==> flow/design.v (excerpt) <==
module neuron_intra_Nbits #(
    parameter N = 16,
    parameter N_INPUTS = 16,
    parameter LOG_N_INPUTS = 4  
) (
    input  wire                         clk,
    input  wire                         rst,
    input  wire                         en,
    input  wire signed [N*N_INPUTS-1:0] W,     
    input  wire signed [N*N_INPUTS-1:0] X_N,   
    output reg signed [         N-1:0] Out
);
Settings: LEC_CHECK=0, CAP_MARGIN=35, CORE_ASPECT_RATIO=1.16, CORE_MARGIN=2, CORE_UTILIZATION=49, CTS_CLUSTER_DIAMETER=95, CTS_CLUSTER_SIZE=12, PLACE_DENSITY=0.83, SETUP_SLACK_MARGIN=-0.96, SLEW_MARGIN=10, TNS_END_PERCENT=15; clock period 13.5 ns.
run.sh (not shown) runs the stock make flow with config.mk's settings and CLKGATE_MAP_FILE=.
The baseline finished but fails on negative setup slack.
Then changed:
CAP_MARGIN = 20   (was 35)
CORE_ASPECT_RATIO = not set   (was 1.16)
CORE_UTILIZATION = 39   (was 49)
CTS_CLUSTER_SIZE = 71   (was 12)
PLACE_DENSITY = not set   (was 0.83)
PLACE_DENSITY_LB_ADDON = 0.11   (was not set)
SETUP_SLACK_MARGIN = 3.99   (was -0.96)
TNS_END_PERCENT = not set   (was 15)
Result:
- The changed run went through all stages and came out clean
- setup slack improves by 1200 ps
- core utilization shrinks by 9.0 points
- clock skew barely changes
- cell area grows by 4.7%
- worst hold slack improves by 4.3 ps
Then changed:
CAP_MARGIN = 30   (was 20)
CELL_PAD_IN_SITES_GLOBAL_PLACEMENT = 3   (was not set)
CORE_ASPECT_RATIO = 1.16   (was not set)
CORE_UTILIZATION = 36   (was 39)
CTS_CLUSTER_SIZE = 12   (was 71)
SETUP_SLACK_MARGIN = -0.96   (was 3.99)
TNS_END_PERCENT = 15   (was not set)
After rerunning: This time the run produced a layout that fails on negative setup slack. Via count is lower by 2.3%. Wire length is higher by 6.5%. Worst setup slack loses 1400 ps.
Then changed:
CAP_MARGIN = 10   (was 30)
CELL_PAD_IN_SITES_GLOBAL_PLACEMENT = not set   (was 3)
CORE_ASPECT_RATIO = 1.08   (was 1.16)
CORE_MARGIN = 10   (was 2)
CORE_UTILIZATION = 22   (was 36)
CTS_CLUSTER_DIAMETER = 264   (was 95)
CTS_CLUSTER_SIZE = 71   (was 12)
GPL_ROUTABILITY_DRIVEN = 0   (was not set)
MAX_ROUTING_LAYER = met4   (was not set)
PLACE_DENSITY_LB_ADDON = 0.07   (was 0.11)
SETUP_SLACK_MARGIN = not set   (was -0.96)
SLEW_MARGIN = 35   (was 10)
TNS_END_PERCENT = not set   (was 15)
The changed run finished with timing, DRC and antenna clean; final cell count came out higher by about a fifth; final area came out higher by a few percent; area after synthesis is unchanged; global-route usage came out lower by 9.2 points; worst setup slack improved by 530 ps.

---

neuron_intra_Nbits again, from the RTL that the note above started with.
// neuron_intra_Nbits
module neuron_intra_Nbits #(
    parameter N = 16,
    parameter N_INPUTS = 16,
    parameter LOG_N_INPUTS = 4  
) (
    input  wire                         clk,
    input  wire                         rst,
    input  wire                         en,
    input  wire signed [N*N_INPUTS-1:0] W,     
    input  wire signed [N*N_INPUTS-1:0] X_N,   
    output reg signed [         N-1:0] Out
);
export LEC_CHECK = 0
export CAP_MARGIN = 20
export CELL_PAD_IN_SITES_DETAIL_PLACEMENT = 0
export CELL_PAD_IN_SITES_GLOBAL_PLACEMENT = 1
export CORE_MARGIN = 2
export CORE_UTILIZATION = 24
export GPL_ROUTABILITY_DRIVEN = 1
export MAX_ROUTING_LAYER = met5
export PLACE_DENSITY_LB_ADDON = 0.01
export SETUP_SLACK_MARGIN = 1.87
export SLEW_MARGIN = 20
create_clock -name core_clock -period 22.5 [get_ports {clk}]
The first run completed without violations.
Next try:
Settings changed: CELL_PAD_IN_SITES_DETAIL_PLACEMENT 0 to unset, CELL_PAD_IN_SITES_GLOBAL_PLACEMENT 1 to unset, CORE_UTILIZATION 24 to 70, GPL_ROUTABILITY_DRIVEN 1 to unset, MAX_ROUTING_LAYER met5 to unset, PLACE_DENSITY_LB_ADDON 0.01 to unset, SETUP_SLACK_MARGIN 1.87 to unset.
Clock period 22.5 ns to 13.3 ns, I/O delays scaled along.
Result:
- worst setup slack degrades by 5800 ps
- global-route usage grows by 25 points
- non-clock buffer count grows by 732
- register-to-register slack degrades by 8900 ps
- final area hardly moves
Next try:
Settings changed: CORE_UTILIZATION 70 to 58, SETUP_SLACK_MARGIN set to 2.58.
Clock period 13.3 ns to 9.4 ns, I/O delays scaled along.
What happened: The new run ran to the end with violations: negative setup slack; first-iteration DRC count drops by about 12%; wire length increases by about 6%; utilization shrinks by 8.0 points.
Next try:
Settings changed: CORE_UTILIZATION 58 to 67, MAX_ROUTING_LAYER set to met4, SETUP_SLACK_MARGIN 2.58 to 1.17.
Clock period 9.4 ns to 11.0 ns, I/O delays scaled along.
The new run completed, yet does not pass: negative setup slack.
Area after synthesis is unchanged.
Final cell count shrinks by 0.97%.
Core utilization grows by 11 points.
Critical path depth shrinks by 1.
Clock skew grows by 3.6 ps.
Cell area grows by 0.43%.
Wire length shrinks by 0.31%.
Next try:
Settings changed: CAP_MARGIN 20 to 5, CORE_UTILIZATION 67 to 72, SETUP_SLACK_MARGIN 1.17 to -0.05.
Clock period 11.0 ns to 8.73 ns, I/O delays scaled along.
Result:
- This time the run never finished: it broke off in global routing on GRT-0232
- die size goes down by 6.9%
- synthesized cell count stays the same
- synthesized area stays the same
Next try:
Settings changed: CAP_MARGIN 5 to 15, CTS_CLUSTER_DIAMETER set to 234, HOLD_SLACK_MARGIN set to 0.3, SETUP_SLACK_MARGIN -0.05 to -0.74.
Clock period 8.73 ns to 10.6 ns, I/O delays scaled along.
=> This time the run produced a layout that fails on negative setup slack. Die area is unchanged. Area after synthesis does not change. Synthesized cell count does not change.

---

zinc:
neuron_intra_Nbits again, from the RTL that the note above started with.
## neuron_intra_Nbits
module neuron_intra_Nbits #(
    parameter N = 16,
    parameter N_INPUTS = 16,
    parameter LOG_N_INPUTS = 4  
) (
    input  wire                         clk,
    input  wire                         rst,
    input  wire                         en,
    input  wire signed [N*N_INPUTS-1:0] W,     
    input  wire signed [N*N_INPUTS-1:0] X_N,   
    output reg signed [         N-1:0] Out
);
export LEC_CHECK = 0
export CAP_MARGIN = 20
export CELL_PAD_IN_SITES_DETAIL_PLACEMENT = 0
export CELL_PAD_IN_SITES_GLOBAL_PLACEMENT = 2
export CORE_ASPECT_RATIO = 1.51
export CORE_MARGIN = 2
export CORE_UTILIZATION = 40
export CTS_CLUSTER_DIAMETER = 209
export MIN_ROUTING_LAYER = met2
export PLACE_DENSITY_LB_ADDON = 0.13
export SETUP_SLACK_MARGIN = -0.51
export SLEW_MARGIN = 40
export TNS_END_PERCENT = 40
create_clock -name core_clock -period 13.5 [get_ports {clk}]
Finished, but not clean: zinc, with setup timing.
Edits applied to the flow inputs when going from zinc to sierra:
- a change of CELL_PAD_IN_SITES_DETAIL_PLACEMENT from 0 to 2
- a change of PLACE_DENSITY_LB_ADDON from 0.13 to 0.04
- an added ABC_AREA of 0
==> comparison <==
Top fanout value on the critical path delta (sierra -> zinc): insignificant
FAIL for each of zinc and sierra
In zinc the implementation ran to completion but is not tape-out ready, as the final checks report setup timing.
[flow] sierra | stages: complete | final checks: fail | reason: antenna rules, setup timing
sierra against zinc; total wirelength of the detailed-routed design is up by a little under 10%.
The higher final critical-path required period came out of sierra.
sierra vs. zinc: clock slew at the register clock pins of the worst setup and hold paths level.
Here is what was changed in the inputs of fjord compared with sierra.
- CORE_UTILIZATION: 40 -> 22
- TNS_END_PERCENT: 40 -> unset
- ABC_AREA: 0 -> unset
- GPL_ROUTABILITY_DRIVEN: unset -> 0
- CTS_CLUSTER_DIAMETER: 209 -> 332
- CELL_PAD_IN_SITES_DETAIL_PLACEMENT: 2 -> unset
- CELL_PAD_IN_SITES_GLOBAL_PLACEMENT: 2 -> unset
- SETUP_SLACK_MARGIN: -0.51 -> 3.17
- MAX_ROUTING_LAYER: unset -> met4
- CORE_MARGIN: 2 -> 10
- PLACE_DENSITY_LB_ADDON: 0.04 -> unset
- MIN_ROUTING_LAYER: met2 -> unset
- SLEW_MARGIN: 40 -> 20
- CTS_CLUSTER_SIZE: unset -> 63
- CORE_ASPECT_RATIO: 1.51 -> unset
--- outcome ---
fjord completed end to end with timing, DRC and antenna clean.
NOTE standard cell area after detailed placement sierra->fjord decreased slightly
The source-to-sink clock delay at the later pin of the worst-skew pair number comes out higher for sierra vs fjord.
Number of resized instances in the post-cts repair step: fjord > sierra
Compare sierra and fjord | die extent in x higher: fjord

---

## build 43
The RTL this note starts from:
==> flow/design.v <==
module neuron_intra_Nbits #(
    parameter N = 16,
    parameter N_INPUTS = 16,
    parameter LOG_N_INPUTS = 4  
) (
    input  wire                         clk,
    input  wire                         rst,
    input  wire                         en,
    input  wire signed [N*N_INPUTS-1:0] W,     
    input  wire signed [N*N_INPUTS-1:0] X_N,   
    output reg signed [         N-1:0] Out
);
  wire signed [2*N*N_INPUTS-1:0] prod;
  wire signed [         N-1:0] act_out;
  genvar i;
  generate
    for (i = 0; i < N_INPUTS; i = i + 1) begin : mults
      wire signed [N-1:0] Wi;
      wire signed [N-1:0] Xi;
      assign Wi = W[i*N+:N];
      assign Xi = X_N[i*N+:N];
      assign prod[i*2*N+:2*N] = Wi * Xi;
    end
  endgenerate
  genvar j, k;
  generate
    for (j = 0; j < LOG_N_INPUTS; j = j + 1) begin : ADDER_TREE
      wire signed [2*N*(N_INPUTS >> (j+1))-1:0] sum_stage;
      if(j == 0) begin
        for (k = 0; k < (N_INPUTS >> (j+1)); k = k + 1) begin : STAGE0
          assign sum_stage[2*k*N+:2*N] = prod[2*k*2*N+:2*N] + prod[(2*k+1)*2*N+:2*N];
        end
      end else begin
        for (k = 0; k < (N_INPUTS >> (j+1)); k = k + 1) begin : STAGEJ
          assign sum_stage[2*k*N+:2*N] = ADDER_TREE[j-1].sum_stage[2*k*2*N+:2*N] + ADDER_TREE[j-1].sum_stage[(2*k+1)*2*N+:2*N];
        end
      end
    end
    wire signed [2*N-1:0] sum_all;
    assign sum_all = ADDER_TREE[LOG_N_INPUTS-1].sum_stage;
  endgenerate
  reg signed [2*N-1:0] acc;
  always @(posedge clk or posedge rst) begin
    if (rst) begin
		acc <= 0;
		Out <= 0;
	 end
    else if (en) begin
		acc <= sum_all;
		Out <= act_out;
	 end
  end
  localparam signed [N-1:0] MAX_VAL = {1'b0, {(N-1){1'b1}}};  
  assign act_out = (acc < 0) ? 0 : (acc > MAX_VAL) ? MAX_VAL : acc;
endmodule
make LEC_CHECK=0 ABC_AREA=1 CAP_MARGIN=15 CELL_PAD_IN_SITES_DETAIL_PLACEMENT=0 CELL_PAD_IN_SITES_GLOBAL_PLACEMENT=0 CORE_MARGIN=2 CORE_UTILIZATION=67 GPL_ROUTABILITY_DRIVEN=1 MAX_ROUTING_LAYER=met5 SETUP_SLACK_MARGIN=1.15 SLEW_MARGIN=20 finish   # period 10.6 ns
Complete run, failing final checks: build 43, reason negative setup slack.
Relative to build 43, the following input files were edited for build 19:
Settings: SETUP_SLACK_MARGIN removed (was 1.15); CORE_UTILIZATION changed from 67 to 41; TNS_END_PERCENT newly set to 5; CELL_PAD_IN_SITES_GLOBAL_PLACEMENT changed from 0 to 1; CAP_MARGIN changed from 15 to 20; ABC_AREA removed (was 1); the clock period (ns, I/O delays scaled along) changed from 10.6 to 22.5.
Findings:
- No stage failed in build 19, and the final checks on the layout all came back clean.
- Build 43 and build 19 ended up with roughly the same share of synthesized area occupied by flip-flops and latches.
- Build 19: count of filler cells inserted in the layout higher than build 43
- Min global-route usage across build 43 and build 19: build 19
- Build 19 vs. build 43: sequential share of cell area ~0 delta, routed wire length +about 5%, wire length of the first global-routing pass +35 mm.
- The number of tap cells added at floorplan of build 19 exceeds that of build 43 by 58%.
- Build 43 -> build 19: non-clock buffer count in the final layout decreased by more than half
Relative to build 19, the following input files were edited for build 8:
Settings: SETUP_SLACK_MARGIN newly set to 1.87; TNS_END_PERCENT removed (was 5); CORE_UTILIZATION changed from 41 to 64; the clock period (ns, I/O delays scaled along) changed from 22.5 to 14.0.
## What came out
- Summary of the comparison: cell area is higher in build 8, relative to build 19.
- Build 19 → build 8: non-clock buffer count in the final layout went up by about 130%, count of routing violations after the opening detailed-route iteration picked up an extra 2690.
- Met1 demand-to-capacity share in global routing: build 8 vs build 19 up 14 points
- Changes observed in build 8 relative to build 19: global-route wire length before repair fell about 6%, combined global-route utilization of all metal layers rose 14 points.
Setup changes, build 8 to build 72
Settings: putting TNS_END_PERCENT at 5 where nothing was set; clearing SETUP_SLACK_MARGIN, which used to be 1.87; swapping 64 for 62 in CORE_UTILIZATION; putting CTS_CLUSTER_SIZE at 10 where nothing was set; putting CTS_CLUSTER_DIAMETER at 62 where nothing was set; swapping 14.0 for 22.5 in the clock period (ns, I/O delays scaled along).
[summary]
- When build 72 is measured against build 8, its routed via count turns out about 3.2% lower.
- Cell type of the slowest stage on the worst timing path = fa_2: build 8; cell type of the slowest stage on the worst timing path = clkdlybuf4s50_1: build 72
- The lower clock skew came out of build 72.
- Between build 72 and build 8, it is build 72 whose arrival time at the worst endpoint is higher, by 3.25 ns.
- ~same hold slack in build 72 and build 8
- Build 72 ends up with lower area growth from synthesis to layout than build 8 does.
- Taking build 8 as the reference point, the number of rows in the core area of build 72 rises by about 1.6%.
Input changes introduced in build 35 (baseline for comparison: build 72):
Settings: CTS_CLUSTER_DIAMETER removed (was 62); CAP_MARGIN changed from 20 to 15; TNS_END_PERCENT removed (was 5); SETUP_SLACK_MARGIN newly set to -0.58; CORE_UTILIZATION changed from 62 to 72; CELL_PAD_IN_SITES_GLOBAL_PLACEMENT changed from 1 to 0; CTS_CLUSTER_SIZE removed (was 10); the clock period (ns, I/O delays scaled along) changed from 22.5 to 9.61.
==> comparison <==
Build 35 -> stages 100% | layout checks FAIL | negative setup slack
Summary of the comparison: via count is higher in build 35, relative to build 72.
In the metrics for build 35 and build 72, the one carrying the higher total wirelength of the detailed-routed design is build 35.
On sequential share of layout area, build 35 and build 72 are neck and neck.
Looking at build 35 and build 72, the mean area per synthesized cell is a wash.
When the final numbers for build 35 and build 72 were put side by side, the required time reported for the critical path endpoint turned out to be greater in build 72.

---

// neuron_intra_Nbits: RTL as listed in full above, without the edits since
==> flow/config.mk <==
export PLATFORM = sky130hd
export DESIGN_NAME = neuron_intra_Nbits
export DESIGN_NICKNAME = neuron_intra_Nbits
export VERILOG_FILES = /design/flow/design.v
export SDC_FILE = /design/flow/constraint.sdc
export NUM_CORES = 4
export LEC_CHECK = 0
export CAP_MARGIN = 10
export CORE_MARGIN = 10
export CORE_UTILIZATION = 22
export CTS_CLUSTER_DIAMETER = 332
export CTS_CLUSTER_SIZE = 71
export GPL_ROUTABILITY_DRIVEN = 0
export MAX_ROUTING_LAYER = met4
export SETUP_SLACK_MARGIN = 3.17
export SLEW_MARGIN = 35
==> flow/constraint.sdc <==
create_clock -name core_clock -period 13.5 [get_ports {clk}]
set_input_delay 2.7000 -clock core_clock [delete_from_list [all_inputs] [get_ports {clk}]]
set_output_delay 2.7000 -clock core_clock [all_outputs]
set_load 0.01 [all_outputs]
==> next run, changes <==
==> flow/config.mk (replaced) <==
export PLATFORM = sky130hd
export DESIGN_NAME = neuron_intra_Nbits
export DESIGN_NICKNAME = neuron_intra_Nbits
export VERILOG_FILES = /design/flow/design.v
export SDC_FILE = /design/flow/constraint.sdc
export NUM_CORES = 4
export LEC_CHECK = 0
export CAP_MARGIN = 35
export CORE_ASPECT_RATIO = 1.16
export CORE_MARGIN = 2
export CORE_UTILIZATION = 45
export CTS_CLUSTER_DIAMETER = 95
export CTS_CLUSTER_SIZE = 12
export PLACE_DENSITY = 0.86
export SETUP_SLACK_MARGIN = -0.96
export SLEW_MARGIN = 10
export TNS_END_PERCENT = 15
=> This time the run produced a layout that fails on negative setup slack; synthesized area stays the same; hold slack stays flat; count of clock-buffer cells in the layout fell by 1; wire length fell by about a fifth; first-iteration DRC count rose by about a fifth.
==> next run, changes <==
==> flow/config.mk (replaced) <==
export PLATFORM = sky130hd
export DESIGN_NAME = neuron_intra_Nbits
export DESIGN_NICKNAME = neuron_intra_Nbits
export VERILOG_FILES = /design/flow/design.v
export SDC_FILE = /design/flow/constraint.sdc
export NUM_CORES = 4
export LEC_CHECK = 0
export ABC_AREA = 1
export CAP_MARGIN = 20
export CELL_PAD_IN_SITES_DETAIL_PLACEMENT = 2
export CELL_PAD_IN_SITES_GLOBAL_PLACEMENT = 2
export CORE_ASPECT_RATIO = 1.51
export CORE_MARGIN = 2
export CORE_UTILIZATION = 40
export CTS_CLUSTER_DIAMETER = 209
export MIN_ROUTING_LAYER = met2
export PLACE_DENSITY_LB_ADDON = 0.13
export SETUP_SLACK_MARGIN = -0.51
export SLEW_MARGIN = 40
export TNS_END_PERCENT = 40
What happened:
- The changed run ran to the end with violations: negative setup slack
- final area rose by 3.3%
- utilization falls by 5.3 points
- worst setup slack gets better by 0.14 ns
- non-clock buffer count is higher by 100
- die area grows by 16%
- first-iteration DRC count grows to 3.4 times its value
